==> 03-13: inputs <==
==> flow/design.v <==
module CRC(
input           clk,         
input           rst_n,       
input  [23:0]   Din,         
input           valid,       
input  [15:0]   size,        
output [14:0]   checksum,    
output          done         
);
reg [5:0] shift_count;       
reg [5:0] limit;             
wire [1:0] extra;            
wire [4:0] offset;           
wire finish;                 
reg [15:0] crc;                                    
localparam [15:0] polynomial = 16'b1100010110011001;      
reg CS, NS;
parameter IDLE = 1'b0, FIND = 1'b1;
always @(posedge clk or negedge rst_n)
begin
 if(~rst_n)
  CS <= IDLE;
 else CS <= NS;
end
always @(posedge clk)
begin
 case(CS)
  IDLE:
  begin
   crc <= (valid) ? (Din >> offset) : 16'hffff;             
   shift_count <= 0;
  end
  FIND:
  begin
  if(crc[15] == 1'b0)                                              
  begin                                                            
   if(shift_count < offset)                                        
    crc <= {crc[14:0],Din[offset - (shift_count + 6'd1)]};            
   else crc <= crc << 1;
   shift_count <= shift_count + 6'd1;
  end
  else crc <= crc ^ polynomial;                                    
  end
 endcase
end
always @(*)
begin
 limit = 6'd15 + offset;
 case(CS)
  IDLE:
  begin
   if(valid)
    NS = FIND;
   else NS = IDLE;
  end
  FIND:
  begin
   if(finish)
    NS = IDLE;
   else NS = FIND;
  end
  default: NS = IDLE;
 endcase
end
assign extra = size[2:0] - 3'd2;
assign offset = {extra, 3'b000};
assign finish = ((shift_count == limit) && (crc[15] == 1'b0)) ? 1'b1 : 1'b0;
assign done = (CS == FIND) && finish;
assign checksum = crc[14:0];
endmodule
==> flow/run.sh <==
#!/bin/bash
# the make line also repeats each setting of config.mk as NAME=value (left out here)
make -C /OpenROAD-flow-scripts/flow DESIGN_CONFIG=/design/flow/config.mk WORK_HOME=/design/flow/orfs CLKGATE_MAP_FILE= finish
==> flow/config.mk <==
export PLATFORM = sky130hd
export DESIGN_NAME = CRC
export DESIGN_NICKNAME = CRC
export VERILOG_FILES = /design/flow/design.v
export SDC_FILE = /design/flow/constraint.sdc
export NUM_CORES = 4
export LEC_CHECK = 0
export CAP_MARGIN = 20
export CORE_MARGIN = 7
export CORE_UTILIZATION = 42
export CTS_CLUSTER_SIZE = 46
export GPL_ROUTABILITY_DRIVEN = 0
export MAX_ROUTING_LAYER = met4
export PLACE_DENSITY_LB_ADDON = 0.1
export SLEW_MARGIN = 25
==> flow/constraint.sdc <==
create_clock -name core_clock -period 5.5 [get_ports {clk}]
set_input_delay 1.1000 -clock core_clock [delete_from_list [all_inputs] [get_ports {clk}]]
set_output_delay 1.1000 -clock core_clock [all_outputs]
set_load 0.01 [all_outputs]
==> inputs of 07-24, as changes to 03-13 <==
==> flow/config.mk (replaced) <==
export PLATFORM = sky130hd
export DESIGN_NAME = CRC
export DESIGN_NICKNAME = CRC
export VERILOG_FILES = /design/flow/design.v
export SDC_FILE = /design/flow/constraint.sdc
export NUM_CORES = 4
export LEC_CHECK = 0
export ABC_AREA = 1
export CAP_MARGIN = 20
export CELL_PAD_IN_SITES_DETAIL_PLACEMENT = 2
export CELL_PAD_IN_SITES_GLOBAL_PLACEMENT = 1
export CORE_ASPECT_RATIO = 0.59
export CORE_MARGIN = 7
export CORE_UTILIZATION = 19
export CTS_CLUSTER_DIAMETER = 163
export CTS_CLUSTER_SIZE = 38
export GPL_TIMING_DRIVEN = 0
export HOLD_SLACK_MARGIN = 0.3
export MAX_ROUTING_LAYER = met5
export MIN_ROUTING_LAYER = met2
export PLACE_DENSITY_LB_ADDON = 0.21
export SETUP_SLACK_MARGIN = 0.19
export SLEW_MARGIN = 40
export TNS_END_PERCENT = 80
==> flow/constraint.sdc (replaced) <==
create_clock -name core_clock -period 3.76 [get_ports {clk}]
set_input_delay 0.7520 -clock core_clock [delete_from_list [all_inputs] [get_ports {clk}]]
set_output_delay 0.7520 -clock core_clock [all_outputs]
set_load 0.01 [all_outputs]
==> results <==
Against 03-13, the die size of 07-24 is higher by 100%. In sequential cell count, 03-13 and 07-24 do not differ. Of 03-13 and 07-24, 07-24 has the higher global-route usage (gap 2.6 points). Between 07-24 and 03-13, the lower register-to-register slack is in 07-24 (gap 1.5 ns). Between 03-13 and 07-24, the lower via count is in 03-13 (gap about 46%, measured against 07-24). Total power: 03-13 is smaller than 07-24 (about 50%). In 03-13 the core utilization is higher than in 07-24, by 26 points. Between 07-24 and 03-13, the lower synthesized cell count is in 03-13 (gap 42%, measured against 03-13).
==> figures <==
Met1 Usage GRT: 07-24 0%; 03-13 22.6%
Fraction of the core area covered by cells at the end of the flow: 07-24 27.3%; 03-13 53.8%
Post-cts repair resize count: 07-24 4; 03-13 0
Share of the yosys chip area belonging to registers: 07-24 32.2%; 03-13 33.4%
Layout-to-synthesis area ratio: 07-24 1.374x; 03-13 1.213x
Instance tally after logic synthesis: 07-24 274; 03-13 193
Fin worst setup slack: 07-24 0.404 ns; 03-13 1.05 ns
Outcome: 07-24 finished clean; 03-13 finished clean
Worst Setup Slack post-DPL: 07-24 -0.541 ns; 03-13 1.02 ns
Number of cells traversed by the worst register-to-register path: 07-24 15; 03-13 7
Number of nets at floorplan: 07-24 322; 03-13 241
Clk tree area frac: 07-24 3.10%; 03-13 2.11%
Power of the sequential group: 07-24 0.591 mW; 03-13 0.418 mW
Tally of unique sky130hd cells used after synthesis: 07-24 31; 03-13 40
Number of multi-input combinational cells in the layout: 07-24 190; 03-13 137
Number of placement rows: 07-24 27; 03-13 23
Final standard cell area without fillers: 07-24 2580 sq um; 03-13 2200 sq um
Power is estimated from default activity; no workload was simulated.
